**flow/design.v**
```verilog
`timescale 1ns / 1ps
module day3_part2_top( clk, rst, rom_addr, rom_data, sum, done );
    input clk;
    input rst;
    output [13:0] rom_addr;
    input [7:0] rom_data;
    output [31:0] sum;
    output done;
    reg [13:0] addr;
    wire [7:0] rom_out;
    reg [63:0] sub_group1;
    reg [63:0] sub_group2;
    reg [63:0] sub_group3;
    reg [63:0] comparator;
    reg [7:0] value;
    reg [31:0] sum_triples;
    localparam READ_1 = 3'b000, READ_2 = 3'b001, READ_3 = 3'b010, COMPARE = 3'b011, GET_VAL = 3'b100, CHECK = 3'b101, DONE = 3'b110;
    reg [2:0] state;
    reg int_done;
    assign sum = sum_triples;
    assign done = int_done;
    assign rom_addr = addr;
    assign rom_out = rom_data;
    always @ (posedge clk)
    begin
    if (rst)
    begin
        addr <= 14'b0;
        sub_group1 <= 64'b0;
        sub_group2 <= 64'b0;
        sub_group3 <= 64'b0;
        comparator <= 64'b0;
        value <= 8'b0;
        sum_triples <= 32'b0;
        state <= READ_1;
        int_done <= 1'b0;
    end
    else
    case (state)
    READ_1:
    begin
        addr <= addr + 1;
        if (rom_out == 8'b0)
            state <= READ_2;
        else
            sub_group1[rom_out] <= 1'b1;
    end
    READ_2:
    begin
        addr <= addr + 1;
        if (rom_out == 8'b0)
            state <= READ_3;
        else
            sub_group2[rom_out] <= 1'b1;
    end
    READ_3:
    begin
        addr <= addr + 1;
        if (rom_out == 8'b0)
            state <= COMPARE;
        else
            sub_group3[rom_out] <= 1'b1;
    end
    COMPARE:
    begin
        comparator <= sub_group1 & sub_group2 & sub_group3;
        if ((sub_group1 & sub_group2 & sub_group3) != 64'b0)
        begin
            value <= 8'b0;
            state <= GET_VAL;
        end
        else
        begin
            state <= CHECK;
        end
    end
    GET_VAL:
    begin
        comparator <= comparator >> 1;
        value <= value + 1;
        if (comparator == 1'b1)
        begin
            state <= CHECK;
            sum_triples <= sum_triples + value;
        end
    end
    CHECK:
    begin
        if (rom_out == 8'b0)
            state <= DONE;
        else
        begin
            state <= READ_1;
            sub_group1 <= 64'b0;
            sub_group2 <= 64'b0;
            sub_group3 <= 64'b0;
            comparator <= 64'b0;
        end
    end
    DONE:
    begin
        int_done <= 1'b1;
    end
    endcase
    end
endmodule
```
**flow/run.sh**
```bash
#!/bin/bash
# the make line also repeats each setting of config.mk as NAME=value (left out here)
make -C /OpenROAD-flow-scripts/flow DESIGN_CONFIG=/design/flow/config.mk WORK_HOME=/design/flow/orfs CLKGATE_MAP_FILE= finish
```
**flow/config.mk**
```make
export PLATFORM = sky130hd
export DESIGN_NAME = day3_part2_top
export DESIGN_NICKNAME = day3_part2_top
export VERILOG_FILES = /design/flow/design.v
export SDC_FILE = /design/flow/constraint.sdc
export NUM_CORES = 4
export LEC_CHECK = 0
export ABC_AREA = 0
export CAP_MARGIN = 20
export CORE_MARGIN = 2
export CORE_UTILIZATION = 70
export CTS_CLUSTER_DIAMETER = 203
export CTS_CLUSTER_SIZE = 30
export SLEW_MARGIN = 20
```
**flow/constraint.sdc**
```tcl
create_clock -name core_clock -period 1.87 [get_ports {clk}]
set_input_delay 0.3740 -clock core_clock [delete_from_list [all_inputs] [get_ports {clk}]]
set_output_delay 0.3740 -clock core_clock [all_outputs]
set_load 0.01 [all_outputs]
```
==> results of run 1 <==
-- through the flow --
| step | hold WS [ns] | std cells | utilization [%] | setup TNS, ns |
|---|---|---|---|---|
| after floorplan | 0.434 | 1494 | - | -62.24 |
| after global placement | 0.444 | 1954 | 88.6 | -212.79 |
| after detailed placement | 0.450 | 1954 | 88.6 | -227.24 |
==> impl_metrics.ini, run 1 <==
; generated from flow reports
[place]
place.gp.congestion = 0.886
hpwlAfterDp_um = 26100
io_buffers = 56
dpl_worst_slack_ns = -0.945
placedInstanceArea_um2 = 15900

[synthesis]
area_leaders = dfxtp_1 (50%), nor2_1 (7.1%), a21oi_1 (5.2%)
synth_nets = 1516
simple_gate_area_share_pct = 25.5
flop_cell = dfxtp_1
synthDistinctLibCells = 56
syn_area_um2 = 12800
top_cell = dfxtp_1
top_cell_area_share_pct = 49.7
logic_family = simple AND/OR/NAND/NOR gates
mux_share_pct = 0.312
postSynthAreaPerCell_um2 = 8.58
synthArstFlopShare_pct = 0
yosys_warnings = 1
fa_ha_area_share_pct = 1.23
top_area_cell = dfxtp_1
ys_cells = 1494
top_cells_by_count = dfxtp_1 (318), nor2_1 (242), nand2_1 (146)
synth_flops = 318
syn_inst = 1494
yosys.area_share.xor_xnor_pct = 2.05
aoi_share_pct = 17.9
ys_area_um2 = 12800
synth-seq-area-share_pct = 49.7
edf_count = 0

[floorplanning]
die_y_um = 139
dieArea_um2 = 19400
die_w_um = 139
fp-row-count = 49
fp_util_pct = 71.4
io_pins = 57
coreArea_um2 = 18000

[status]
haltStage = clock tree synthesis
tool.error = [ERROR DPL-0038] Utilization greater than 100%, impossible to legalize
status = aborted with a tool error
==> run 2, diff against run 1 <==
- ABC_AREA: 0 -> 1
- CELL_PAD_IN_SITES_GLOBAL_PLACEMENT: default -> 3
- CORE_ASPECT_RATIO: default -> 1.99
- CORE_MARGIN: 2 -> 3
- CORE_UTILIZATION: 70 -> 40
- CTS_CLUSTER_DIAMETER: 203 -> default
- CTS_CLUSTER_SIZE: 30 -> default
- GPL_ROUTABILITY_DRIVEN: default -> 0
- HOLD_SLACK_MARGIN: default -> 0.26
- SETUP_SLACK_MARGIN: default -> 0.74
- clock period: 1.87 -> 4.0 ns (I/O delays scaled with it)
==> run 2 against run 1 <==
The run now finishes clean. Synthesized area up 8.5%. Synthesized cell count up 28%. Die area up 92%.
==> impl_metrics.ini, run 2 <==
; physical design summary
[sta]
setup_viol_count_final = 0
slew_headroom_pct = 38.2
finalClockPeriodUsage_pct = 70.5
setup_slack_ns = 1.18
rsz0062_at_grt = false
setup_tns_ns = 0
finClkSkew_ns = 0.0244
fmax_mhz = 355
fin_crit_ns = 2.82
drv_slew = 0
tightestPinTransition_ns = 0.926
hold_viol = 0

[worst_hold_path]
holdPathEnd = sub_group1[0]
hp-class = register to register
hp-start = sub_group1[0]
hold_path_depth = 2

[setup_path]
startpoint_type = input pin
worstPathCellList = clkdlybuf4s50_1 -> inv_2 -> ha_1 -> inv_1 -> nor2_2 -> nand3_2 -> nor2_4 -> inv_2 -> nor2_1 -> a21oi_2 -> inv_2 -> buf_12 -> o21ai_0 -> a21oi_1
critPathMaxStageDelay_ns = 0.48
crit_family = buffers and inverters
cp-endpoint = comparator[57]
critPathBufInv = 6
path_class = input pin to register
crit_top_cell = inv_2
reg2regPathDepth = 14
critPathLaunch = rom_data[0]
cp.arrival_ns = 3.32
cp_max_fo = 126
slowest_stage = clkdlybuf4s50_1
worst-path-stages = 14
reg2reg_from = value[0]
r2r_slack_ns = 1.27
reg2reg_to = sum_triples[18]
end_kind = register
required_ns = 4.50

[power]
p_clk_share_pct = 46.7
p_int_w = 0.00487
top_power_group = sequential cells
comb_power_share_pct = 3.1
power.leakage_nw = 5.97
power.density_nw_per_um2 = 400
pg_clk_w = 0.00296
switching_share_pct = 23.0
seq_power_share_pct = 50.2
p_comb_w = 0.000195
seq_power_w = 0.00318
switching_power_w = 0.00145
vdd_drop_max_mv = 0.398

[cts]
cts_resized = 0
clockBufferDepth = 3
clock_sinks = 318
cts_setup_buffers = 0
numCtsBuffers = 31
cts.clk_slew.worst_paths_ns = 0.07
postCtsHoldBufs = 0
cts_tree = yes
htreeDepth = 1
clk_latency_ns = 0.59
cts_root_buffer = clkbuf_16

[grt]
grt_pass1_wl_um = 67800
antenna_found_initial = 0
grt_overflow = 0
grt_pass1_vias = 12100
track_usage_pct = 22.7
grt_start_max_net_pins = 127

[place]
hpwlAfterDp_um = 31600
dpl_worst_slack_ns = 0.629
io_buffers = 56

[synthesis]
synthArstFlopShare_pct = 0
flop_cell = dfxtp_1
mux_share_pct = 0
logic_family = simple AND/OR/NAND/NOR gates
edf_count = 0
top_cell = dfxtp_1
yosys_warnings = 1
top_cell_area_share_pct = 45.8
ys_area_um2 = 13900
ys_cells = 1916
postSynthAreaPerCell_um2 = 7.26
simple_gate_area_share_pct = 24.8
synth-seq-area-share_pct = 45.8
area_leaders = dfxtp_1 (46%), a21oi_1 (11%), nor2_1 (7.5%)
yosys.area_share.xor_xnor_pct = 1.62
top_cells_by_count = dfxtp_1 (318), a21oi_1 (292), nor2_1 (277)
syn_area_um2 = 13900
syn_inst = 1916
synth_nets = 1938
synthDistinctLibCells = 37
top_area_cell = dfxtp_1
synth_flops = 318
aoi_share_pct = 17.9
fa_ha_area_share_pct = 1.13

[route]
drt_first_pass_iters = 5
drc = 0
n_antenna_cell = 0
post_drt_via_cell_ratio = 5.29
wirelength_um = 44000
detailedRoute.firstIterationViolations = 671
antenna_left = 0
avgRoutedWirePerCell_um = 18.4
dr_total_vias = 12600

[job]
openroad.warnings = 32
drv_cap = 0

[finish]
fin_nets = 1950
area_growth_pct = 13.7

[status]
status = no timing/DRC/antenna violations

[floorplanning]
dieArea_um2 = 37200
die_w_um = 138
fp_util_pct = 40.9
io_pins = 57
coreArea_um2 = 34000
fp-row-count = 95
die_y_um = 269
-- run 2: routing by layer --
layer | vias up | track usage [%] | wire, um
li1 | 6411 | - | -
met1 | 5936 | 23.9 | 16400
met2 | 230 | 46.0 | 24800
met3 | 59 | 1.90 | 1310
met4 | 0 | 7.94 | 1520
met5 | - | 0 | 0
-- run 2: through the flow --
step	utilization (%)	instance area (um2)	hold slack (ns)	instances	total power [W]
floorplan	-	13900	0.409	1916	0.00338
global placement	43.6	14800	0.416	2331	0.00344
detailed placement	43.6	14800	0.418	2331	0.00345
CTS	46.5	15800	0.429	2388	0.00640
global route	46.5	15800	0.438	2388	0.00654
finish	46.5	15800	0.428	2388	0.00633
-- run 2: final cells by class --
cell class                      count  area [um2]
Clock inverter                     15         144
Inverter                          208         781
Timing Repair Buffer               76         768
Multi-Input combinational cell   1293        6350
Sequential cell                   318        6370
Clock buffer                       42         867
Fill cell                        3601       18200
Tap cell                          436         546
==> run 3, diff against run 2 <==
- ABC_AREA: 1 -> default
- CELL_PAD_IN_SITES_GLOBAL_PLACEMENT: 3 -> 0
- CORE_ASPECT_RATIO: 1.99 -> default
- CORE_MARGIN: 3 -> 2
- CORE_UTILIZATION: 40 -> 72
- CTS_CLUSTER_DIAMETER: default -> 204
- CTS_CLUSTER_SIZE: default -> 13
- GPL_ROUTABILITY_DRIVEN: 0 -> 1
- GPL_TIMING_DRIVEN: default -> 1
- HOLD_SLACK_MARGIN: 0.26 -> default
- MIN_ROUTING_LAYER: default -> met1
- PLACE_DENSITY_LB_ADDON: default -> 0.29
- SETUP_SLACK_MARGIN: 0.74 -> 0.11
- SLEW_MARGIN: 20 -> 40
- TNS_END_PERCENT: default -> 65
- clock period: 4.0 -> 2.37 ns (I/O delays scaled with it)
==> run 3 against run 2 <==
Synthesized cell count down 22%. Synthesized area fell by 7.9%. The run now fails in global routing. Die area decreased by 49%.
==> impl_metrics.ini, run 3 <==
; generated from flow reports
[status]
haltStage = global routing
tool.error = [ERROR GRT-0232] Routing congestion too high. Check the congestion heatmap in the GUI.
status = aborted with a tool error

[synthesis]
synthArstFlopShare_pct = 0
top_area_cell = dfxtp_1
postSynthAreaPerCell_um2 = 8.58
syn_area_um2 = 12800
fa_ha_area_share_pct = 1.23
yosys_warnings = 1
aoi_share_pct = 17.9
synth-seq-area-share_pct = 49.7
logic_family = simple AND/OR/NAND/NOR gates
synthDistinctLibCells = 56
yosys.area_share.xor_xnor_pct = 2.05
area_leaders = dfxtp_1 (50%), nor2_1 (7.1%), a21oi_1 (5.2%)
synth_nets = 1516
top_cell_area_share_pct = 49.7
mux_share_pct = 0.312
top_cell = dfxtp_1
edf_count = 0
syn_inst = 1494
ys_area_um2 = 12800
top_cells_by_count = dfxtp_1 (318), nor2_1 (242), nand2_1 (146)
ys_cells = 1494
synth_flops = 318
simple_gate_area_share_pct = 25.5
flop_cell = dfxtp_1

[floorplanning]
die_y_um = 137
fp_util_pct = 73.9
die_w_um = 137
dieArea_um2 = 18900
io_pins = 57
coreArea_um2 = 17400
fp-row-count = 48

[place]
io_buffers = 56
hpwlAfterDp_um = 24100
dp_cells = 1818
placedInstanceArea_um2 = 14600
place.gp.congestion = 0.886
dpl_worst_slack_ns = -0.732

[grt]
track_usage_pct = 77.3
grt_overflow = 49

[cts]
clockBufferDepth = 3
postCtsHoldBufs = 0
cts_root_buffer = clkbuf_16
clock_sinks = 318
htreeDepth = 1
numCtsBuffers = 28
==> run 3: layer usage <==
layer | overflow | track usage, %
met4 | 21 | 76.6
met2 | 28 | 91.1
met5 | 0 | 29.4
met3 | 0 | 67.5
met1 | 0 | 76.1
==> run 3: stage by stage <==
step           utilization, %  TNS [ns]
3_3_place_gp             84.0   -102.57
3_5_place_dp             84.0   -126.24
4_1_cts                  91.8    -0.176
2_1_floorplan               -         0
==> run 3: timing repair <==
| action | in CTS |
|---|---|
| endpoints found under the hold margin | 0 |
| setup endpoints to repair | 210 |
| buffers inserted | 12 |
| pin swaps | 35 |
| resized | 94 |
| cloned | 4 |
==> run 4, diff against run 3 <==
- ABC_AREA: default -> 1
- CELL_PAD_IN_SITES_GLOBAL_PLACEMENT: 0 -> default
- CTS_CLUSTER_DIAMETER: 204 -> 96
- CTS_CLUSTER_SIZE: 13 -> 15
- GPL_ROUTABILITY_DRIVEN: 1 -> default
- GPL_TIMING_DRIVEN: 1 -> default
- MAX_ROUTING_LAYER: default -> met4
- MIN_ROUTING_LAYER: met1 -> default
- PLACE_DENSITY_LB_ADDON: 0.29 -> 0.07
- SETUP_SLACK_MARGIN: 0.11 -> 0.52
- SLEW_MARGIN: 40 -> 20
- TNS_END_PERCENT: 65 -> default
- clock period: 2.37 -> 1.76 ns (I/O delays scaled with it)
==> run 4 against run 3 <==
The run fails in clock tree synthesis. Synthesized area up 8.5%. Die area up 8.3%. Synthesized cell count up 28%.
==> impl_metrics.ini, run 4 <==
; generated from flow reports
[status]
status = aborted with a tool error
haltStage = clock tree synthesis
tool.error = [ERROR DPL-0038] Utilization greater than 100%, impossible to legalize

[floorplanning]
io_pins = 57
fp-row-count = 50
fp_util_pct = 73.9
die_y_um = 143
die_w_um = 143
coreArea_um2 = 18800
dieArea_um2 = 20500

[synthesis]
fa_ha_area_share_pct = 1.13
synthArstFlopShare_pct = 0
syn_area_um2 = 13900
logic_family = simple AND/OR/NAND/NOR gates
synth_flops = 318
postSynthAreaPerCell_um2 = 7.26
synthDistinctLibCells = 37
simple_gate_area_share_pct = 24.8
synth_nets = 1938
area_leaders = dfxtp_1 (46%), a21oi_1 (11%), nor2_1 (7.5%)
syn_inst = 1916
top_cells_by_count = dfxtp_1 (318), a21oi_1 (292), nor2_1 (277)
synth-seq-area-share_pct = 45.8
ys_cells = 1916
edf_count = 0
aoi_share_pct = 17.9
top_cell_area_share_pct = 45.8
flop_cell = dfxtp_1
ys_area_um2 = 13900
yosys.area_share.xor_xnor_pct = 1.62
yosys_warnings = 1
top_area_cell = dfxtp_1
mux_share_pct = 0
top_cell = dfxtp_1

[place]
place.gp.congestion = 0.941
hpwlAfterDp_um = 29600
io_buffers = 56
placedInstanceArea_um2 = 16300
dp_cells = 2287
dpl_worst_slack_ns = -0.882
==> run 4: through the flow <==
| stage | util (%) | TNS [ns] |
|---|---|---|
| 3_5_place_dp | 86.6 | -197.36 |
| 3_3_place_gp | 86.6 | -176.93 |
| 2_1_floorplan | - | -1.10 |
==> run 5, diff against run 4 <==
- CAP_MARGIN: 20 -> 35
- CELL_PAD_IN_SITES_GLOBAL_PLACEMENT: default -> 2
- CORE_MARGIN: 2 -> 7
- CORE_UTILIZATION: 72 -> 50
- CTS_CLUSTER_DIAMETER: 96 -> 204
- CTS_CLUSTER_SIZE: 15 -> 100
- GPL_ROUTABILITY_DRIVEN: default -> 1
- GPL_TIMING_DRIVEN: default -> 1
- MAX_ROUTING_LAYER: met4 -> default
- MIN_ROUTING_LAYER: default -> met2
- PLACE_DENSITY: default -> 0.64
- PLACE_DENSITY_LB_ADDON: 0.07 -> default
- SETUP_SLACK_MARGIN: 0.52 -> 0.11
- SLEW_MARGIN: 20 -> 5
- TNS_END_PERCENT: default -> 65
- clock period: 1.76 -> 3.25 ns (I/O delays scaled with it)
==> run 5 against run 4 <==
The run fails in global placement without I/O. Die area grew 60%. Synthesized cell count did not move. Synthesized area unchanged.
==> impl_metrics.ini, run 5 <==
; generated from flow reports
[status]
status = aborted with a tool error
haltStage = global placement without I/O
tool.error = [ERROR GPL-0301] Utilization 101.771 % exceeds 100%.

[synthesis]
fa_ha_area_share_pct = 1.13
ys_area_um2 = 13900
yosys_warnings = 1
top_area_cell = dfxtp_1
mux_share_pct = 0
flop_cell = dfxtp_1
ys_cells = 1916
syn_inst = 1916
aoi_share_pct = 17.9
synthArstFlopShare_pct = 0
simple_gate_area_share_pct = 24.8
synthDistinctLibCells = 37
edf_count = 0
logic_family = simple AND/OR/NAND/NOR gates
yosys.area_share.xor_xnor_pct = 1.62
top_cells_by_count = dfxtp_1 (318), a21oi_1 (292), nor2_1 (277)
top_cell_area_share_pct = 45.8
postSynthAreaPerCell_um2 = 7.26
synth_nets = 1938
area_leaders = dfxtp_1 (46%), a21oi_1 (11%), nor2_1 (7.5%)
top_cell = dfxtp_1
synth_flops = 318
synth-seq-area-share_pct = 45.8
syn_area_um2 = 13900

[floorplanning]
die_y_um = 181
die_w_um = 181
fp_util_pct = 51.3
coreArea_um2 = 27100
fp-row-count = 60
dieArea_um2 = 32700
==> run 6, diff against run 5 <==
- ABC_AREA: 1 -> default
- CAP_MARGIN: 35 -> 20
- CELL_PAD_IN_SITES_GLOBAL_PLACEMENT: 2 -> default
- CORE_ASPECT_RATIO: default -> 1.99
- CORE_MARGIN: 7 -> 8
- CORE_UTILIZATION: 50 -> 40
- CTS_CLUSTER_DIAMETER: 204 -> default
- CTS_CLUSTER_SIZE: 100 -> default
- GPL_ROUTABILITY_DRIVEN: 1 -> 0
- GPL_TIMING_DRIVEN: 1 -> default
- HOLD_SLACK_MARGIN: default -> 0.26
- MIN_ROUTING_LAYER: met2 -> default
- PLACE_DENSITY: 0.64 -> default
- SETUP_SLACK_MARGIN: 0.11 -> 0.74
- SLEW_MARGIN: 5 -> 20
- TNS_END_PERCENT: 65 -> default
- clock period: 3.25 -> 4.0 ns (I/O delays scaled with it)
==> run 6 against run 5 <==
The run now finishes clean. Die area grew 17%. Synthesized cell count shrank 22%. Synthesized area shrank 7.9%.
==> impl_metrics.ini, run 6 <==
; physical design summary
[status]
status = no timing/DRC/antenna violations

[grt]
top_usage_layer = met2
antenna_found_initial = 0
grt_start_max_net_pins = 112
track_usage_pct = 19.1
use_met1_pct = 18.8
use_met3_pct = 1.90
grt_overflow = 0
grt_pass1_wl_um = 57600
grtUsageMet2_pct = 37.6
grt_pass1_vias = 10500

[setup_path]
path_class = input pin to register
end_kind = register
worstPathCellList = clkdlybuf4s50_1 -> inv_1 -> ha_1 -> nor3b_1 -> xor2_1 -> nor2_1 -> o21ai_0 -> nor2_1 -> a22o_1
required_ns = 4.49
r2r_slack_ns = 1.00
critPathMaxStageDelay_ns = 0.78
crit_family = simple AND/OR/NAND/NOR gates
cp.arrival_ns = 3.56
slowest_stage = nor2_1
critPathBufInv = 2
cp-endpoint = sub_group3[38]
reg2regPathDepth = 11
cp_max_fo = 12
startpoint_type = input pin
reg2reg_to = sum_triples[28]
critPathLaunch = rom_data[1]
crit_top_cell = nor2_1
worst-path-stages = 9
reg2reg_from = value[0]

[job]
drv_cap = 0
openroad.warnings = 29

[worst_hold_path]
hp-start = sub_group2[54]
holdPathEnd = sub_group2[54]
hp-class = register to register
hold_path_depth = 2

[power]
p_total_w = 0.00599
power.leakage_nw = 4.82
pg_clk_w = 0.00263
seq_power_share_pct = 53.0
power.density_nw_per_um2 = 408
p_clk_share_pct = 44.0
switching_power_w = 0.00130
p_comb_w = 0.000181
top_power_group = sequential cells
p_int_w = 0.00469
vdd_drop_max_mv = 0.321
comb_power_share_pct = 3.0
seq_power_w = 0.00318
switching_share_pct = 21.7

[floorplanning]
io_pins = 57
coreArea_um2 = 31700
die_w_um = 143
die_y_um = 269
fp_util_pct = 40.5
fp-row-count = 92
dieArea_um2 = 38400

[cts]
clock_sinks = 318
numCtsBuffers = 28
htreeDepth = 1
cts.clk_slew.worst_paths_ns = 0.06
clockBufferDepth = 3
clk_latency_ns = 0.55
cts_root_buffer = clkbuf_16
cts_tree = yes

[sta]
setup_viol_count_final = 0
fmax_mhz = 325
rsz0062_at_grt = true
whs_ns = 0.454
hold_viol = 0
drv_slew = 0
setup_tns_ns = 0
tightestPinTransition_ns = 0.929
finClkSkew_ns = 0.0108
fin_crit_ns = 3.07
slew_headroom_pct = 36.3
finalClockPeriodUsage_pct = 76.8

[synthesis]
yosys_warnings = 1
aoi_share_pct = 17.9
synth_nets = 1516
top_cell_area_share_pct = 49.7
synthDistinctLibCells = 56
simple_gate_area_share_pct = 25.5
ys_area_um2 = 12800
syn_area_um2 = 12800
fa_ha_area_share_pct = 1.23
synth-seq-area-share_pct = 49.7
synth_flops = 318
ys_cells = 1494
yosys.area_share.xor_xnor_pct = 2.05
top_cells_by_count = dfxtp_1 (318), nor2_1 (242), nand2_1 (146)
edf_count = 0
syn_inst = 1494
mux_share_pct = 0.312
postSynthAreaPerCell_um2 = 8.58
logic_family = simple AND/OR/NAND/NOR gates
flop_cell = dfxtp_1
synthArstFlopShare_pct = 0
top_cell = dfxtp_1
top_area_cell = dfxtp_1
area_leaders = dfxtp_1 (50%), nor2_1 (7.1%), a21oi_1 (5.2%)

[finish]
logic_area_um2 = 6080
fillCellCount = 3134
area_growth_pct = 14.6
fin_nets = 1532
final_core_util_pct = 46.4
fin_cells = 1950
flop_area_um2 = 6370

[route]
n_antenna_cell = 0
dr_total_vias = 10800
drt_first_pass_iters = 5
antenna_left = 0
detailedRoute.firstIterationViolations = 629
wirelength_um = 36800
avgRoutedWirePerCell_um = 18.9
drc = 0
post_drt_via_cell_ratio = 5.56

[place]
io_buffers = 56
hpwlAfterDp_um = 26700
dp_cells = 1902
==> run 6: what timing repair did <==
item | in CTS | in global routing
gates resized | 0 | 8
setup endpoints to repair | 0 | 74
hold buffers | 0 | 0
buffers inserted | 0 | 1
==> run 6: metrics by stage <==
step	setup slack, ns	cell area (um2)
floorplan	1.14	12800
global placement	0.423	13800
detailed placement	0.332	13800
CTS	0.827	14700
global route	0.715	14700
finish	0.926	14700
==> run 6: final cells by class <==
cell class | count | area share (%)
clock buffers | 43 | 5.64
flip-flops and latches | 318 | 43.3
inverters | 16 | 0.409
well taps | 423 | 3.60
multi-input cells | 1066 | 41.4
repair buffers | 80 | 5.28
clock inverters | 4 | 0.307
==> run 6: layer usage <==
layer / up-vias / share of wire (%)
li1: 5335 / -
met1: 5200 / 36
met2: 235 / 56
met3: 69 / 3.6
met4: 0 / 5.1
met5: - / 0
==> run 7, diff against run 6 <==
- ABC_AREA: default -> 0
- CELL_PAD_IN_SITES_GLOBAL_PLACEMENT: default -> 0
- CORE_ASPECT_RATIO: 1.99 -> default
- CORE_MARGIN: 8 -> 3
- CORE_UTILIZATION: 40 -> 71
- CTS_CLUSTER_DIAMETER: default -> 204
- CTS_CLUSTER_SIZE: default -> 58
- GPL_ROUTABILITY_DRIVEN: 0 -> 1
- GPL_TIMING_DRIVEN: default -> 1
- HOLD_SLACK_MARGIN: 0.26 -> default
- MIN_ROUTING_LAYER: default -> met1
- PLACE_DENSITY_LB_ADDON: default -> 0.29
- SETUP_SLACK_MARGIN: 0.74 -> 0.48
- SLEW_MARGIN: 20 -> 40
- TNS_END_PERCENT: default -> 65
- clock period: 4.0 -> 1.83 ns (I/O delays scaled with it)
==> run 7 against run 6 <==
The flow now stops in clock tree synthesis. Synthesized cell count unchanged. Die area is 49% lower. Synthesized area unchanged.
==> impl_metrics.ini, run 7 <==
; generated from flow reports
[synthesis]
top_cell = dfxtp_1
syn_inst = 1494
simple_gate_area_share_pct = 25.5
top_cell_area_share_pct = 49.7
aoi_share_pct = 17.9
edf_count = 0
synthDistinctLibCells = 56
ys_cells = 1494
syn_area_um2 = 12800
top_area_cell = dfxtp_1
synth_nets = 1516
ys_area_um2 = 12800
synth_flops = 318
synth-seq-area-share_pct = 49.7
area_leaders = dfxtp_1 (50%), nor2_1 (7.1%), a21oi_1 (5.2%)
synthArstFlopShare_pct = 0
fa_ha_area_share_pct = 1.23
flop_cell = dfxtp_1
yosys_warnings = 1
top_cells_by_count = dfxtp_1 (318), nor2_1 (242), nand2_1 (146)
logic_family = simple AND/OR/NAND/NOR gates
yosys.area_share.xor_xnor_pct = 2.05
mux_share_pct = 0.312
postSynthAreaPerCell_um2 = 8.58

[floorplanning]
fp-row-count = 48
io_pins = 57
fp_util_pct = 73.4
coreArea_um2 = 17500
die_w_um = 140
die_y_um = 140
dieArea_um2 = 19700

[status]
tool.error = [ERROR DPL-0038] Utilization greater than 100%, impossible to legalize
status = aborted with a tool error
haltStage = clock tree synthesis

[place]
dp_cells = 1927
placedInstanceArea_um2 = 15600
dpl_worst_slack_ns = -1.03
io_buffers = 56
place.gp.congestion = 0.895
hpwlAfterDp_um = 27800
## run 7: stage by stage
| stage | setup TNS, ns | power (W) | hold WS (ns) |
|---|---|---|---|
| 3_5_place_dp | -242.42 | 0.00761 | 0.454 |
| 2_1_floorplan | -71.84 | 0.00743 | 0.434 |
| 3_3_place_gp | -212.22 | 0.00759 | 0.442 |
==> run 8, diff against run 7 <==
- ABC_AREA: 0 -> default
- CELL_PAD_IN_SITES_GLOBAL_PLACEMENT: 0 -> default
- CORE_MARGIN: 3 -> 8
- CORE_UTILIZATION: 71 -> 40
- CTS_CLUSTER_DIAMETER: 204 -> default
- CTS_CLUSTER_SIZE: 58 -> default
- GPL_ROUTABILITY_DRIVEN: 1 -> 0
- GPL_TIMING_DRIVEN: 1 -> default
- MIN_ROUTING_LAYER: met1 -> default
- PLACE_DENSITY_LB_ADDON: 0.29 -> default
- SETUP_SLACK_MARGIN: 0.48 -> default
- SLEW_MARGIN: 40 -> 20
- TNS_END_PERCENT: 65 -> default
- clock period: 1.83 -> 4.0 ns (I/O delays scaled with it)
==> run 8 against run 7 <==
Now clean on timing, DRC and antenna. Die area increased by 93%. Synthesized area unchanged. Synthesized cell count unchanged.
==> impl_metrics.ini, run 8 <==
; physical design summary
[status]
status = no timing/DRC/antenna violations

[cts]
numCtsBuffers = 36
postCtsHoldBufs = 0
clock_sinks = 318
cts_setup_buffers = 0
cts_resized = 0
cts_root_buffer = clkbuf_16
cts.clk_slew.worst_paths_ns = 0.06
clk_latency_ns = 0.53
cts_tree = yes
clockBufferDepth = 3
htreeDepth = 2

[synthesis]
synth_nets = 1516
area_leaders = dfxtp_1 (50%), nor2_1 (7.1%), a21oi_1 (5.2%)
logic_family = simple AND/OR/NAND/NOR gates
synth-seq-area-share_pct = 49.7
synthArstFlopShare_pct = 0
syn_area_um2 = 12800
aoi_share_pct = 17.9
postSynthAreaPerCell_um2 = 8.58
yosys.area_share.xor_xnor_pct = 2.05
mux_share_pct = 0.312
yosys_warnings = 1
ys_area_um2 = 12800
top_area_cell = dfxtp_1
syn_inst = 1494
synthDistinctLibCells = 56
top_cell = dfxtp_1
top_cells_by_count = dfxtp_1 (318), nor2_1 (242), nand2_1 (146)
top_cell_area_share_pct = 49.7
flop_cell = dfxtp_1
simple_gate_area_share_pct = 25.5
edf_count = 0
synth_flops = 318
fa_ha_area_share_pct = 1.23
ys_cells = 1494

[power]
vdd_drop_max_mv = 0.337
p_int_w = 0.00512
seq_power_w = 0.00318
pg_clk_w = 0.00318
top_power_group = sequential cells
switching_power_w = 0.00142
switching_share_pct = 21.7
power.density_nw_per_um2 = 439
p_clk_share_pct = 48.7
comb_power_share_pct = 2.7
power.leakage_nw = 4.92
seq_power_share_pct = 48.7
p_comb_w = 0.000175

[setup_path]
reg2reg_to = sum_triples[24]
r2r_slack_ns = 0.81
worstPathCellList = nor4_2 -> nand4_1 -> nor4_4 -> nand3_4 -> a2111oi_4 -> or3b_1 -> a21oi_1
critPathMaxStageDelay_ns = 0.67
required_ns = 4.44
end_kind = register
reg2reg_from = comparator[46]
reg2regPathDepth = 7
startpoint_type = register
path_class = register to register
cp.arrival_ns = 3.64
cp-endpoint = sum_triples[24]
worst-path-stages = 7
critPathLaunch = comparator[46]
critPathBufInv = 0
cp_max_fo = 27
crit_family = simple AND/OR/NAND/NOR gates
slowest_stage = nor4_4

[worst_hold_path]
holdPathEnd = sub_group1[63]
hp-start = sub_group1[63]
hp-class = register to register
hold_path_depth = 2

[floorplanning]
fp_util_pct = 40.6
die_w_um = 195
fp-row-count = 65
io_pins = 57
coreArea_um2 = 31600
dieArea_um2 = 38000
die_y_um = 195

[route]
post_drt_via_cell_ratio = 5.54
n_antenna_cell = 0
dr_total_vias = 10700
detailedRoute.firstIterationViolations = 830
wirelength_um = 34200
drc = 0
antenna_left = 0
avgRoutedWirePerCell_um = 17.6
drt_first_pass_iters = 7

[job]
openroad.warnings = 28
drv_cap = 0

[grt]
grt_pass1_wl_um = 55300
grt_start_max_net_pins = 128
antenna_found_initial = 0
grt_overflow = 0
grt_pass1_vias = 10200
track_usage_pct = 17.5

[sta]
fmax_mhz = 313
tightestPinTransition_ns = 0.995
drv_slew = 0
finClkSkew_ns = 0.0294
setup_viol_count_final = 0
fin_crit_ns = 3.19
setup_tns_ns = 0
finalClockPeriodUsage_pct = 79.9
whs_ns = 0.453
hold_viol = 0
rsz0062_at_grt = false
slew_headroom_pct = 33.4

[finish]
logic_area_um2 = 6060
final_core_util_pct = 47.1
flop_area_um2 = 6370
fillCellCount = 3061
area_growth_pct = 16.0
fin_nets = 1537

[place]
io_buffers = 56
hpwlAfterDp_um = 24000
[run 8: area by class of cell]
| type | count | share of cell area (%) |
|---|---|---|
| inverters | 16 | 0.404 |
| multi-input cells | 1066 | 40.8 |
| well taps | 402 | 3.38 |
| flip-flops and latches | 318 | 42.8 |
| repair buffers | 77 | 4.98 |
| clock inverters | 12 | 1.11 |
| clock buffers | 48 | 6.50 |
[run 8: metal layers]
metal	up-vias	track usage, %	routed length, um
met3	55	2.84	1950
met1	5077	24.2	15900
li1	5356	-	-
met5	-	0	0
met4	0	5.33	797
met2	253	27.7	15500
[run 8: per-stage QoR]
stage | instances | total power, W | instance area (um2) | setup slack [ns]
after floorplan | 1494 | 0.00336 | 12800 | 1.14
after global placement | 1879 | 0.00342 | 13700 | 0.390
after detailed placement | 1879 | 0.00342 | 13700 | 0.335
after CTS | 1939 | 0.00661 | 14900 | 0.786
after global routing | 1939 | 0.00675 | 14900 | 0.498
final | 1939 | 0.00653 | 14900 | 0.806
==> run 9, diff against run 8 <==
- ABC_AREA: default -> 0
- CORE_MARGIN: 8 -> 2
- CORE_UTILIZATION: 40 -> 72
- CTS_CLUSTER_DIAMETER: default -> 201
- CTS_CLUSTER_SIZE: default -> 15
- GPL_ROUTABILITY_DRIVEN: 0 -> default
- PLACE_DENSITY_LB_ADDON: default -> 0.28
- clock period: 4.0 -> 1.83 ns (I/O delays scaled with it)
==> run 9 against run 8 <==
The flow now stops in clock tree synthesis. Die area fell by 50%. Synthesized cell count unchanged. Synthesized area unchanged.
==> impl_metrics.ini, run 9 <==
; generated from flow reports
[floorplanning]
die_y_um = 137
dieArea_um2 = 18900
io_pins = 57
fp_util_pct = 73.9
coreArea_um2 = 17400
fp-row-count = 48
die_w_um = 137

[status]
status = aborted with a tool error
haltStage = clock tree synthesis
tool.error = [ERROR DPL-0038] Utilization greater than 100%, impossible to legalize

[place]
hpwlAfterDp_um = 29700
place.gp.congestion = 0.982
io_buffers = 56
placedInstanceArea_um2 = 15800

[synthesis]
synth-seq-area-share_pct = 49.7
synth_flops = 318
flop_cell = dfxtp_1
syn_inst = 1494
top_cell = dfxtp_1
yosys_warnings = 1
top_cells_by_count = dfxtp_1 (318), nor2_1 (242), nand2_1 (146)
mux_share_pct = 0.312
synthDistinctLibCells = 56
synth_nets = 1516
synthArstFlopShare_pct = 0
top_cell_area_share_pct = 49.7
top_area_cell = dfxtp_1
fa_ha_area_share_pct = 1.23
simple_gate_area_share_pct = 25.5
aoi_share_pct = 17.9
yosys.area_share.xor_xnor_pct = 2.05
edf_count = 0
ys_cells = 1494
syn_area_um2 = 12800
area_leaders = dfxtp_1 (50%), nor2_1 (7.1%), a21oi_1 (5.2%)
ys_area_um2 = 12800
postSynthAreaPerCell_um2 = 8.58
logic_family = simple AND/OR/NAND/NOR gates
==> run 9: stage by stage <==
| stage | setup TNS [ns] | utilization (%) | hold slack (ns) | cells | setup WS [ns] |
|---|---|---|---|---|---|
| 3_3_place_gp | -215.96 | 91.1 | 0.445 | 1936 | -0.889 |
| 2_1_floorplan | -71.57 | - | 0.434 | 1494 | -0.497 |
| 3_5_place_dp | -245.41 | 91.1 | 0.449 | 1936 | -1.09 |
==> run 10, diff against run 9 <==
- ABC_AREA: 0 -> default
- CELL_PAD_IN_SITES_DETAIL_PLACEMENT: default -> 2
- CELL_PAD_IN_SITES_GLOBAL_PLACEMENT: default -> 3
- CORE_UTILIZATION: 72 -> 47
- CTS_CLUSTER_DIAMETER: 201 -> default
- CTS_CLUSTER_SIZE: 15 -> 79
- GPL_TIMING_DRIVEN: default -> 1
- MAX_ROUTING_LAYER: default -> met4
- MIN_ROUTING_LAYER: default -> met1
- PLACE_DENSITY_LB_ADDON: 0.28 -> default
- clock period: 1.83 -> 2.58 ns (I/O delays scaled with it)
==> run 10 against run 9 <==
Synthesized cell count stayed put. Synthesized area unchanged. The flow stops in global placement without I/O. Die area grew 51%.
==> impl_metrics.ini, run 10 <==
; generated from flow reports
[synthesis]
yosys.area_share.xor_xnor_pct = 2.05
fa_ha_area_share_pct = 1.23
postSynthAreaPerCell_um2 = 8.58
aoi_share_pct = 17.9
syn_inst = 1494
syn_area_um2 = 12800
simple_gate_area_share_pct = 25.5
top_area_cell = dfxtp_1
top_cell = dfxtp_1
area_leaders = dfxtp_1 (50%), nor2_1 (7.1%), a21oi_1 (5.2%)
logic_family = simple AND/OR/NAND/NOR gates
synth-seq-area-share_pct = 49.7
flop_cell = dfxtp_1
edf_count = 0
top_cell_area_share_pct = 49.7
synth_nets = 1516
ys_area_um2 = 12800
yosys_warnings = 1
synthDistinctLibCells = 56
synthArstFlopShare_pct = 0
mux_share_pct = 0.312
synth_flops = 318
top_cells_by_count = dfxtp_1 (318), nor2_1 (242), nand2_1 (146)
ys_cells = 1494

[floorplanning]
die_w_um = 169
coreArea_um2 = 26900
die_y_um = 169
fp_util_pct = 47.7
fp-row-count = 60
dieArea_um2 = 28600

[status]
tool.error = [ERROR GPL-0301] Utilization 102.980 % exceeds 100%.
status = aborted with a tool error
haltStage = global placement without I/O
==> run 11, diff against run 10 <==
- ABC_AREA: default -> 1
- CELL_PAD_IN_SITES_DETAIL_PLACEMENT: 2 -> default
- CELL_PAD_IN_SITES_GLOBAL_PLACEMENT: 3 -> default
- CORE_UTILIZATION: 47 -> 72
- CTS_CLUSTER_DIAMETER: default -> 41
- CTS_CLUSTER_SIZE: 79 -> 94
- GPL_TIMING_DRIVEN: 1 -> default
- MAX_ROUTING_LAYER: met4 -> default
- MIN_ROUTING_LAYER: met1 -> default
- PLACE_DENSITY_LB_ADDON: default -> 0.07
- SETUP_SLACK_MARGIN: default -> 0.52
- clock period: 2.58 -> 1.76 ns (I/O delays scaled with it)
==> run 11 against run 10 <==
The run fails in clock tree synthesis. Die area down 29%. Synthesized cell count up 28%. Synthesized area up 8.5%.
==> impl_metrics.ini, run 11 <==
; generated from flow reports
[status]
haltStage = clock tree synthesis
tool.error = [ERROR DPL-0038] Utilization greater than 100%, impossible to legalize
status = aborted with a tool error

[synthesis]
synth_nets = 1938
mux_share_pct = 0
logic_family = simple AND/OR/NAND/NOR gates
synthArstFlopShare_pct = 0
synthDistinctLibCells = 37
synth_flops = 318
flop_cell = dfxtp_1
ys_cells = 1916
top_cell = dfxtp_1
top_cell_area_share_pct = 45.8
synth-seq-area-share_pct = 45.8
syn_inst = 1916
top_cells_by_count = dfxtp_1 (318), a21oi_1 (292), nor2_1 (277)
postSynthAreaPerCell_um2 = 7.26
yosys_warnings = 1
aoi_share_pct = 17.9
ys_area_um2 = 13900
yosys.area_share.xor_xnor_pct = 1.62
syn_area_um2 = 13900
fa_ha_area_share_pct = 1.13
simple_gate_area_share_pct = 24.8
area_leaders = dfxtp_1 (46%), a21oi_1 (11%), nor2_1 (7.5%)
edf_count = 0
top_area_cell = dfxtp_1

[place]
dpl_worst_slack_ns = -0.895
dp_cells = 2291
io_buffers = 56
placedInstanceArea_um2 = 16300
place.gp.congestion = 0.961
hpwlAfterDp_um = 29000

[floorplanning]
io_pins = 57
coreArea_um2 = 18800
dieArea_um2 = 20500
fp-row-count = 50
die_w_um = 143
die_y_um = 143
fp_util_pct = 73.9
==> run 11: per-stage QoR <==
| step | utilization [%] | hold slack [ns] |
|---|---|---|
| 2_1_floorplan | - | 0.409 |
| 3_3_place_gp | 86.6 | 0.416 |
| 3_5_place_dp | 86.6 | 0.432 |
==> run 12, diff against run 11 <==
- CELL_PAD_IN_SITES_DETAIL_PLACEMENT: default -> 2
- CORE_UTILIZATION: 72 -> 47
- CTS_CLUSTER_DIAMETER: 41 -> default
- CTS_CLUSTER_SIZE: 94 -> default
- PLACE_DENSITY_LB_ADDON: 0.07 -> 0.14
- SETUP_SLACK_MARGIN: 0.52 -> -0.23
- SLEW_MARGIN: 20 -> 0
- TNS_END_PERCENT: default -> 40
- clock period: 1.76 -> 4.8 ns (I/O delays scaled with it)
==> run 12 against run 11 <==
The run fails in detailed placement. Die area up 52%. Synthesized area unchanged. Synthesized cell count did not move.
==> impl_metrics.ini, run 12 <==
; generated from flow reports
[status]
status = aborted with a tool error
haltStage = detailed placement
tool.error = [ERROR DPL-0033] detailed placement checks failed during check placement.

[floorplanning]
fp_util_pct = 48.1
coreArea_um2 = 28900
die_w_um = 176
fp-row-count = 62
dieArea_um2 = 31000
io_pins = 57
die_y_um = 176

[synthesis]
simple_gate_area_share_pct = 24.8
logic_family = simple AND/OR/NAND/NOR gates
top_cell = dfxtp_1
postSynthAreaPerCell_um2 = 7.26
aoi_share_pct = 17.9
flop_cell = dfxtp_1
ys_cells = 1916
top_cells_by_count = dfxtp_1 (318), a21oi_1 (292), nor2_1 (277)
syn_area_um2 = 13900
synthDistinctLibCells = 37
area_leaders = dfxtp_1 (46%), a21oi_1 (11%), nor2_1 (7.5%)
synthArstFlopShare_pct = 0
synth-seq-area-share_pct = 45.8
fa_ha_area_share_pct = 1.13
mux_share_pct = 0
synth_flops = 318
edf_count = 0
ys_area_um2 = 13900
yosys.area_share.xor_xnor_pct = 1.62
top_area_cell = dfxtp_1
syn_inst = 1916
yosys_warnings = 1
top_cell_area_share_pct = 45.8
synth_nets = 1938

[place]
io_buffers = 56
place.gp.congestion = 0.860
## run 12: stage by stage
step	cells	cell area, um2
global placement	2277	14700
floorplan	1916	13900
==> run 13, diff against run 12 <==
- CELL_PAD_IN_SITES_DETAIL_PLACEMENT: 2 -> default
- CORE_UTILIZATION: 47 -> 72
- CTS_CLUSTER_DIAMETER: default -> 380
- CTS_CLUSTER_SIZE: default -> 15
- PLACE_DENSITY_LB_ADDON: 0.14 -> 0.07
- SETUP_SLACK_MARGIN: -0.23 -> 0.52
- SLEW_MARGIN: 0 -> 20
- TNS_END_PERCENT: 40 -> default
- clock period: 4.8 -> 1.76 ns (I/O delays scaled with it)
==> run 13 against run 12 <==
The flow stops in clock tree synthesis. Synthesized cell count unchanged. Synthesized area is the same. Die area decreased by 34%.
==> impl_metrics.ini, run 13 <==
; generated from flow reports
[synthesis]
postSynthAreaPerCell_um2 = 7.26
logic_family = simple AND/OR/NAND/NOR gates
mux_share_pct = 0
simple_gate_area_share_pct = 24.8
syn_inst = 1916
top_cell = dfxtp_1
edf_count = 0
synth_flops = 318
synthDistinctLibCells = 37
flop_cell = dfxtp_1
synth-seq-area-share_pct = 45.8
top_area_cell = dfxtp_1
top_cells_by_count = dfxtp_1 (318), a21oi_1 (292), nor2_1 (277)
top_cell_area_share_pct = 45.8
fa_ha_area_share_pct = 1.13
ys_cells = 1916
synth_nets = 1938
syn_area_um2 = 13900
yosys_warnings = 1
ys_area_um2 = 13900
area_leaders = dfxtp_1 (46%), a21oi_1 (11%), nor2_1 (7.5%)
aoi_share_pct = 17.9
yosys.area_share.xor_xnor_pct = 1.62
synthArstFlopShare_pct = 0

[floorplanning]
fp-row-count = 50
die_w_um = 143
dieArea_um2 = 20500
fp_util_pct = 73.9
io_pins = 57
die_y_um = 143
coreArea_um2 = 18800

[status]
status = aborted with a tool error
tool.error = [ERROR DPL-0038] Utilization greater than 100%, impossible to legalize
haltStage = clock tree synthesis

[place]
hpwlAfterDp_um = 29000
place.gp.congestion = 0.961
dp_cells = 2291
dpl_worst_slack_ns = -0.895
io_buffers = 56
-- run 13: stage by stage --
step           area [um2]  setup TNS (ns)  hold WS [ns]
2_1_floorplan       14600           -1.10         0.409
3_5_place_dp        16300         -200.87         0.432
3_3_place_gp        16300         -180.50         0.416
==> run 14, diff against run 13 <==
- ABC_AREA: 1 -> 0
- CELL_PAD_IN_SITES_GLOBAL_PLACEMENT: default -> 0
- CTS_CLUSTER_DIAMETER: 380 -> 204
- CTS_CLUSTER_SIZE: 15 -> 58
- GPL_ROUTABILITY_DRIVEN: default -> 1
- GPL_TIMING_DRIVEN: default -> 1
- MIN_ROUTING_LAYER: default -> met1
- PLACE_DENSITY_LB_ADDON: 0.07 -> 0.29
- SETUP_SLACK_MARGIN: 0.52 -> -0.03
- SLEW_MARGIN: 20 -> 40
- TNS_END_PERCENT: default -> 65
- clock period: 1.76 -> 1.83 ns (I/O delays scaled with it)
==> run 14 against run 13 <==
Die area fell by 7.7%. Synthesized area shrank 7.9%. Synthesized cell count shrank 22%. The run again fails in clock tree synthesis.
==> impl_metrics.ini, run 14 <==
; generated from flow reports
[status]
status = aborted with a tool error
haltStage = clock tree synthesis
tool.error = [ERROR DPL-0033] detailed placement checks failed during check placement.

[synthesis]
top_area_cell = dfxtp_1
flop_cell = dfxtp_1
logic_family = simple AND/OR/NAND/NOR gates
edf_count = 0
ys_area_um2 = 12800
mux_share_pct = 0.312
syn_inst = 1494
synth-seq-area-share_pct = 49.7
simple_gate_area_share_pct = 25.5
fa_ha_area_share_pct = 1.23
area_leaders = dfxtp_1 (50%), nor2_1 (7.1%), a21oi_1 (5.2%)
top_cells_by_count = dfxtp_1 (318), nor2_1 (242), nand2_1 (146)
ys_cells = 1494
synthDistinctLibCells = 56
synthArstFlopShare_pct = 0
yosys.area_share.xor_xnor_pct = 2.05
synth_flops = 318
synth_nets = 1516
top_cell_area_share_pct = 49.7
aoi_share_pct = 17.9
yosys_warnings = 1
postSynthAreaPerCell_um2 = 8.58
top_cell = dfxtp_1
syn_area_um2 = 12800

[place]
hpwlAfterDp_um = 28100
place.gp.congestion = 0.917
io_buffers = 56

[floorplanning]
fp-row-count = 48
fp_util_pct = 73.9
die_y_um = 137
coreArea_um2 = 17400
die_w_um = 137
dieArea_um2 = 18900
io_pins = 57
## run 14: through the flow
step	instance area, um2	setup slack (ns)	cells	total power [W]	TNS, ns
floorplan	13400	-0.497	1494	0.00743	-72.21
detailed placement	15600	-1.02	1933	0.00760	-255.73
global placement	15600	-0.925	1933	0.00758	-231.10
==> run 15, diff against run 14 <==
- CAP_MARGIN: 20 -> 0
- CELL_PAD_IN_SITES_GLOBAL_PLACEMENT: 0 -> default
- CORE_ASPECT_RATIO: default -> 0.74
- CORE_MARGIN: 2 -> 9
- CORE_UTILIZATION: 72 -> 46
- CTS_CLUSTER_DIAMETER: 204 -> default
- CTS_CLUSTER_SIZE: 58 -> default
- GPL_ROUTABILITY_DRIVEN: 1 -> default
- GPL_TIMING_DRIVEN: 1 -> 0
- MIN_ROUTING_LAYER: met1 -> met2
- PLACE_DENSITY_LB_ADDON: 0.29 -> default
- SETUP_SLACK_MARGIN: -0.03 -> -0.35
- SLEW_MARGIN: 40 -> 20
- TNS_END_PERCENT: 65 -> 10
- clock period: 1.83 -> 4.0 ns (I/O delays scaled with it)
==> run 15 against run 14 <==
The run now finishes clean. Synthesized area unchanged. Synthesized cell count unchanged. Die area up 81%.
==> impl_metrics.ini, run 15 <==
; physical design summary
[power]
top_power_group = sequential cells
p_comb_w = 0.000214
p_clk_share_pct = 47.4
vdd_drop_max_mv = 0.385
comb_power_share_pct = 3.3
p_int_w = 0.00492
power.leakage_nw = 4.92
seq_power_w = 0.00318
seq_power_share_pct = 49.3
switching_share_pct = 23.7
power.density_nw_per_um2 = 433
pg_clk_w = 0.00306
switching_power_w = 0.00153

[setup_path]
cp-endpoint = sub_group2[15]
startpoint_type = input pin
crit_top_cell = clkbuf_1
slowest_stage = clkbuf_1
cp.arrival_ns = 4.41
critPathMaxStageDelay_ns = 0.73
worstPathCellList = clkdlybuf4s50_1 -> clkbuf_1 -> inv_1 -> ha_1 -> nor2b_1 -> a21oi_1 -> nor3_1 -> clkbuf_1 -> clkbuf_1 -> a21oi_1 -> nor2_1
critPathLaunch = rom_data[0]
reg2regPathDepth = 11
r2r_slack_ns = 0.84
reg2reg_from = value[0]
reg2reg_to = sum_triples[20]
end_kind = register
required_ns = 4.52
critPathBufInv = 5
worst-path-stages = 11
path_class = input pin to register
crit_family = buffers and inverters
cp_max_fo = 10

[cts]
clockBufferDepth = 3
cts_root_buffer = clkbuf_16
cts_tree = yes
htreeDepth = 1
cts_setup_buffers = 0
clock_sinks = 318
clk_latency_ns = 0.60
numCtsBuffers = 31
cts_resized = 0
postCtsHoldBufs = 0
cts.clk_slew.worst_paths_ns = 0.06

[grt]
grt_pass1_vias = 17300
antenna_found_initial = 0
grt_pass1_wl_um = 65200
grt_overflow = 0
grt_start_max_net_pins = 17
track_usage_pct = 36.9

[synthesis]
synth_flops = 318
flop_cell = dfxtp_1
top_cell = dfxtp_1
synth_nets = 1516
synthDistinctLibCells = 56
edf_count = 0
top_cell_area_share_pct = 49.7
simple_gate_area_share_pct = 25.5
logic_family = simple AND/OR/NAND/NOR gates
yosys.area_share.xor_xnor_pct = 2.05
top_area_cell = dfxtp_1
synthArstFlopShare_pct = 0
syn_area_um2 = 12800
yosys_warnings = 1
mux_share_pct = 0.312
aoi_share_pct = 17.9
ys_area_um2 = 12800
fa_ha_area_share_pct = 1.23
top_cells_by_count = dfxtp_1 (318), nor2_1 (242), nand2_1 (146)
synth-seq-area-share_pct = 49.7
postSynthAreaPerCell_um2 = 8.58
ys_cells = 1494
area_leaders = dfxtp_1 (50%), nor2_1 (7.1%), a21oi_1 (5.2%)
syn_inst = 1494

[sta]
finalClockPeriodUsage_pct = 97.2
setup_tns_ns = 0
setup_viol_count_final = 0
tightestPinTransition_ns = 1.06
slew_headroom_pct = 29.3
drv_slew = 0
finClkSkew_ns = 0.00788
hold_viol = 0
fin_crit_ns = 3.89
fmax_mhz = 257

[finish]
fin_nets = 1605
flop_area_um2 = 6370
area_growth_pct = 16.2
final_core_util_pct = 54.4
logic_area_um2 = 6030
fillCellCount = 2599

[worst_hold_path]
holdPathEnd = sub_group3[60]
hp-class = register to register
hold_path_depth = 2
hp-start = sub_group3[60]

[floorplanning]
fp_util_pct = 46.8
die_y_um = 162
io_pins = 57
dieArea_um2 = 34300
coreArea_um2 = 27400
die_w_um = 212
fp-row-count = 52

[route]
antenna_left = 0
drc = 0
wirelength_um = 41900
detailedRoute.firstIterationViolations = 3110
dr_total_vias = 15800
drt_first_pass_iters = 13
post_drt_via_cell_ratio = 7.94
avgRoutedWirePerCell_um = 21.1

[job]
openroad.warnings = 26
drv_cap = 0

[place]
hpwlAfterDp_um = 28800
io_buffers = 55
place.gp.congestion = 0.928

[status]
status = no timing/DRC/antenna violations
-- run 15: cell type report --
class | count | area share [%]
antenna | 3 | 0.0504
sequential | 318 | 42.7
clock buffer | 42 | 5.75
tap | 378 | 3.18
buffer | 94 | 2.49
inverter | 16 | 0.403
clock inverter | 14 | 1.12
multi-input combinational | 1066 | 40.5
timing repair buffer | 56 | 3.75
-- run 15: through the flow --
stage | power [W] | area [um2] | worst slack [ns] | instances | hold slack [ns]
final | 0.00645 | 14900 | 0.110 | 1987 | 0.454
after global routing | 0.00659 | 14900 | -0.133 | 1984 | 0.476
after CTS | 0.00639 | 14900 | 0.373 | 1984 | 0.458
after detailed placement | 0.00344 | 13900 | -0.219 | 1928 | 0.443
after global placement | 0.00344 | 13800 | -0.509 | 1927 | 0.434
after floorplan | 0.00336 | 12800 | 1.14 | 1494 | 0.425
-- run 15: layer usage --
metal / GRT usage, % / up-vias / share of wire (%)
li1: - / 5457 / -
met2: 39.4 / 4375 / 45
met4: 7.61 / 29 / 8.6
met5: 20.1 / - / 1.7
met1: - / 5459 / 0
met3: 53.2 / 447 / 45
==> run 16, diff against run 15 <==
- ABC_AREA: 0 -> default
- CAP_MARGIN: 0 -> 20
- CELL_PAD_IN_SITES_GLOBAL_PLACEMENT: default -> 1
- CORE_ASPECT_RATIO: 0.74 -> default
- CORE_MARGIN: 9 -> 2
- CORE_UTILIZATION: 46 -> 39
- GPL_TIMING_DRIVEN: 0 -> default
- HOLD_SLACK_MARGIN: default -> 0.15
- MIN_ROUTING_LAYER: met2 -> default
- PLACE_DENSITY_LB_ADDON: default -> 0.24
- SETUP_SLACK_MARGIN: -0.35 -> -0.03
- TNS_END_PERCENT: 10 -> 25
- clock period: 4.0 -> 1.82 ns (I/O delays scaled with it)
==> run 16 against run 15 <==
Routed wire length is 2.9% lower. First-iteration DRC count decreased by 75%. Clock skew rose by 0.0071 ns. Final cell count up 19%. Clock power rose to 2.5 times the previous value. Utilization grew 5.9 points. Die area grew 0.20%. Synthesized cell count unchanged. Clock-buffer cell count grew 8. Synthesized area stayed put. Now fails the layout checks on negative setup slack. Sequential share of layout area fell by 10 points. Largest cell class is now multi-input combinational cells.
==> impl_metrics.ini, run 16 <==
; physical design summary
[route]
drc = 0
avgRoutedWirePerCell_um = 17.3
n_antenna_cell = 0
post_drt_via_cell_ratio = 5.27
detailedRoute.firstIterationViolations = 788
wirelength_um = 40700
highest_layer = met5
antenna_left = 0
wl_met3_um = 1810
wl_met1_um = 18400
drt_first_pass_iters = 5
dr_total_vias = 12400
met2_length_um = 19400

[synthesis]
synth-seq-area-share_pct = 49.7
aoi_share_pct = 17.9
syn_area_um2 = 12800
synthArstFlopShare_pct = 0
fa_ha_area_share_pct = 1.23
mux_share_pct = 0.312
yosys.area_share.xor_xnor_pct = 2.05
edf_count = 0
syn_inst = 1494
top_area_cell = dfxtp_1
area_leaders = dfxtp_1 (50%), nor2_1 (7.1%), a21oi_1 (5.2%)
ys_cells = 1494
ys_area_um2 = 12800
synthDistinctLibCells = 56
flop_cell = dfxtp_1
top_cell_area_share_pct = 49.7
synth_flops = 318
simple_gate_area_share_pct = 25.5
logic_family = simple AND/OR/NAND/NOR gates
top_cell = dfxtp_1
postSynthAreaPerCell_um2 = 8.58
synth_nets = 1516
yosys_warnings = 1
top_cells_by_count = dfxtp_1 (318), nor2_1 (242), nand2_1 (146)

[grt]
grt_pass1_wl_um = 63200
grt_overflow = 0
antenna_found_initial = 1
grt_start_max_net_pins = 127
track_usage_pct = 23.1
grt_pass1_vias = 11700

[place]
placedInstanceArea_um2 = 16600
io_buffers = 56
dp_cells = 2248
dpl_worst_slack_ns = -0.932
hpwlAfterDp_um = 26900
place.gp.congestion = 0.842

[sta]
setup_slack_ns = -0.629
fmax_mhz = 408
finClkSkew_ns = 0.0149
finalClockPeriodUsage_pct = 135
slew_headroom_pct = 56.5
setup_viol_count_final = 219
tightestPinTransition_ns = 0.652
rsz0062_at_grt = true
drv_slew = 0
hold_viol = 0
fin_crit_ns = 2.45

[setup_path]
reg2regPathDepth = 11
startpoint_type = register
slowest_stage = or3b_4
path_class = register to register
worst-path-stages = 11
reg2reg_to = sum_triples[20]
reg2reg_from = value[0]
cp.arrival_ns = 2.90
cp-endpoint = sum_triples[20]
worstPathCellList = ha_4 -> inv_2 -> fa_2 -> nor2b_2 -> o21ai_2 -> a21boi_2 -> o21ai_2 -> a2111oi_4 -> buf_4 -> or3b_4 -> a21oi_2
crit_top_cell = o21ai_2
cp_max_fo = 5
crit_family = AND-OR/OR-AND gates
required_ns = 2.27
critPathLaunch = value[0]
critPathBufInv = 2
critPathMaxStageDelay_ns = 0.38
end_kind = register
r2r_slack_ns = -0.63

[floorplanning]
coreArea_um2 = 32500
dieArea_um2 = 34300
fp-row-count = 66
die_w_um = 185
fp_util_pct = 39.5
die_y_um = 185
io_pins = 57

[worst_hold_path]
hold_path_depth = 5
hp-start = rst
holdPathEnd = sub_group2[58]
hp-class = input pin to register

[power]
seq_power_share_pct = 45.4
switching_share_pct = 21.7
power.leakage_nw = 7.83
vdd_drop_max_mv = 0.694
comb_power_share_pct = 4.5
switching_power_w = 0.00334
seq_power_w = 0.00698
power.density_nw_per_um2 = 786
top_power_group = clock
p_comb_w = 0.000693
p_int_w = 0.0120
p_total_w = 0.0154
pg_clk_w = 0.00771
p_clk_share_pct = 50.1

[finish]
fillCellCount = 2764
area_growth_pct = 52.7
final_area_um2 = 19600
logic_area_um2 = 7190
fin_cells = 2356
fin_nets = 1910
flop_area_um2 = 6400

[cts]
htreeDepth = 2
postCtsHoldBufs = 0
clock_sinks = 318
cts_root_buffer = clkbuf_16
cts_tree = yes
clockBufferDepth = 3
numCtsBuffers = 36
clk_latency_ns = 0.52
cts.clk_slew.worst_paths_ns = 0.06

[status]
so_faults = negative setup slack
status = complete, but fails checks

[job]
openroad.warnings = 31
drv_cap = 0
==> run 16: cell type report <==
cell class                 count  share of cell area (%)
clock buffer                  50                    5.40
clock inverter                14                    1.07
inverter                      16                   0.358
multi-input combinational   1066                    36.7
sequential                   318                    32.7
tap                          442                    2.83
timing repair buffer         450                    20.9
==> run 16: metrics by stage <==
step           hold slack, ns  TNS [ns]  util [%]
3_3_place_gp            0.435   -225.48      51.1
4_1_cts                 0.357    -15.53      57.8
3_5_place_dp            0.441   -233.74      51.1
2_1_floorplan           0.423    -81.47         -
5_1_grt                 0.391    -40.93      60.3
6_report                0.381    -23.72      60.3
==> run 16: what timing repair did <==
action / 4_1_cts / 5_1_grt
pin swaps: 63 / 101
setup buffers: 25 / 14
gates resized: 187 / 175
setup endpoints to repair: 325 / 287
gates cloned: 8 / 4
==> run 16: per-layer routing <==
| metal | vias up | GRT usage [%] |
|---|---|---|
| met1 | 5947 | 31.1 |
| met2 | 279 | 38.3 |
| met3 | 74 | 3.50 |
| li1 | 6119 | - |
| met4 | 2 | 6.83 |
| met5 | - | 0 |
==> run 17, diff against run 16 <==
- ABC_AREA: default -> 1
- CAP_MARGIN: 20 -> 5
- CELL_PAD_IN_SITES_GLOBAL_PLACEMENT: 1 -> 2
- CORE_ASPECT_RATIO: default -> 1.08
- CORE_MARGIN: 2 -> 8
- CORE_UTILIZATION: 39 -> 50
- CTS_CLUSTER_DIAMETER: default -> 62
- CTS_CLUSTER_SIZE: default -> 100
- GPL_ROUTABILITY_DRIVEN: default -> 0
- GPL_TIMING_DRIVEN: default -> 1
- HOLD_SLACK_MARGIN: 0.15 -> default
- MIN_ROUTING_LAYER: default -> met1
- PLACE_DENSITY: default -> 0.64
- PLACE_DENSITY_LB_ADDON: 0.24 -> default
- SETUP_SLACK_MARGIN: -0.03 -> 0.11
- SLEW_MARGIN: 20 -> 5
- TNS_END_PERCENT: 25 -> 65
- clock period: 1.82 -> 3.46 ns (I/O delays scaled with it)
==> run 17 against run 16 <==
Synthesized area increased by 8.5%. Synthesized cell count increased by 28%. The flow now stops in global placement without I/O. Die area shrank 2.7%.
==> impl_metrics.ini, run 17 <==
; generated from flow reports
[synthesis]
synthArstFlopShare_pct = 0
syn_inst = 1916
postSynthAreaPerCell_um2 = 7.26
top_area_cell = dfxtp_1
top_cell = dfxtp_1
mux_share_pct = 0
top_cells_by_count = dfxtp_1 (318), a21oi_1 (292), nor2_1 (277)
aoi_share_pct = 17.9
syn_area_um2 = 13900
area_leaders = dfxtp_1 (46%), a21oi_1 (11%), nor2_1 (7.5%)
flop_cell = dfxtp_1
yosys_warnings = 1
synth-seq-area-share_pct = 45.8
yosys.area_share.xor_xnor_pct = 1.62
edf_count = 0
synth_nets = 1938
ys_cells = 1916
synth_flops = 318
top_cell_area_share_pct = 45.8
logic_family = simple AND/OR/NAND/NOR gates
synthDistinctLibCells = 37
simple_gate_area_share_pct = 24.8
fa_ha_area_share_pct = 1.13
ys_area_um2 = 13900

[floorplanning]
die_w_um = 177
coreArea_um2 = 27400
dieArea_um2 = 33400
die_y_um = 189
fp-row-count = 63
fp_util_pct = 50.7

[status]
tool.error = [ERROR GPL-0301] Utilization 100.454 % exceeds 100%.
status = aborted with a tool error
haltStage = global placement without I/O
==> run 18, diff against run 17 <==
- ABC_AREA: 1 -> default
- CAP_MARGIN: 5 -> 20
- CELL_PAD_IN_SITES_GLOBAL_PLACEMENT: 2 -> default
- CORE_ASPECT_RATIO: 1.08 -> default
- CORE_MARGIN: 8 -> 2
- CORE_UTILIZATION: 50 -> 72
- CTS_CLUSTER_DIAMETER: 62 -> default
- CTS_CLUSTER_SIZE: 100 -> default
- GPL_ROUTABILITY_DRIVEN: 0 -> default
- GPL_TIMING_DRIVEN: 1 -> default
- MIN_ROUTING_LAYER: met1 -> default
- PLACE_DENSITY: 0.64 -> default
- SETUP_SLACK_MARGIN: 0.11 -> 0.21
- SLEW_MARGIN: 5 -> 20
- TNS_END_PERCENT: 65 -> default
- clock period: 3.46 -> 1.85 ns (I/O delays scaled with it)
==> run 18 against run 17 <==
The flow stops in clock tree synthesis. Die area decreased by 43%. Synthesized cell count decreased by 22%. Synthesized area decreased by 7.9%.
==> impl_metrics.ini, run 18 <==
; generated from flow reports
[synthesis]
simple_gate_area_share_pct = 25.5
area_leaders = dfxtp_1 (50%), nor2_1 (7.1%), a21oi_1 (5.2%)
mux_share_pct = 0.312
synthDistinctLibCells = 56
syn_area_um2 = 12800
postSynthAreaPerCell_um2 = 8.58
yosys_warnings = 1
synth-seq-area-share_pct = 49.7
yosys.area_share.xor_xnor_pct = 2.05
top_cell_area_share_pct = 49.7
logic_family = simple AND/OR/NAND/NOR gates
ys_cells = 1494
top_cells_by_count = dfxtp_1 (318), nor2_1 (242), nand2_1 (146)
syn_inst = 1494
top_cell = dfxtp_1
aoi_share_pct = 17.9
edf_count = 0
top_area_cell = dfxtp_1
ys_area_um2 = 12800
flop_cell = dfxtp_1
synth_nets = 1516
synthArstFlopShare_pct = 0
fa_ha_area_share_pct = 1.23
synth_flops = 318

[floorplanning]
die_y_um = 137
coreArea_um2 = 17400
die_w_um = 137
fp-row-count = 48
dieArea_um2 = 18900
fp_util_pct = 73.9
io_pins = 57

[status]
haltStage = clock tree synthesis
tool.error = [ERROR DPL-0038] Utilization greater than 100%, impossible to legalize
status = aborted with a tool error

[place]
io_buffers = 56
dpl_worst_slack_ns = -0.992
place.gp.congestion = 0.918
hpwlAfterDp_um = 28800
placedInstanceArea_um2 = 15900
## run 18: per-stage QoR
step | total power (W) | instances
after detailed placement | 0.00754 | 1951
after floorplan | 0.00736 | 1494
after global placement | 0.00751 | 1951
No activity file was given, so power comes from the tool's default toggle rates.
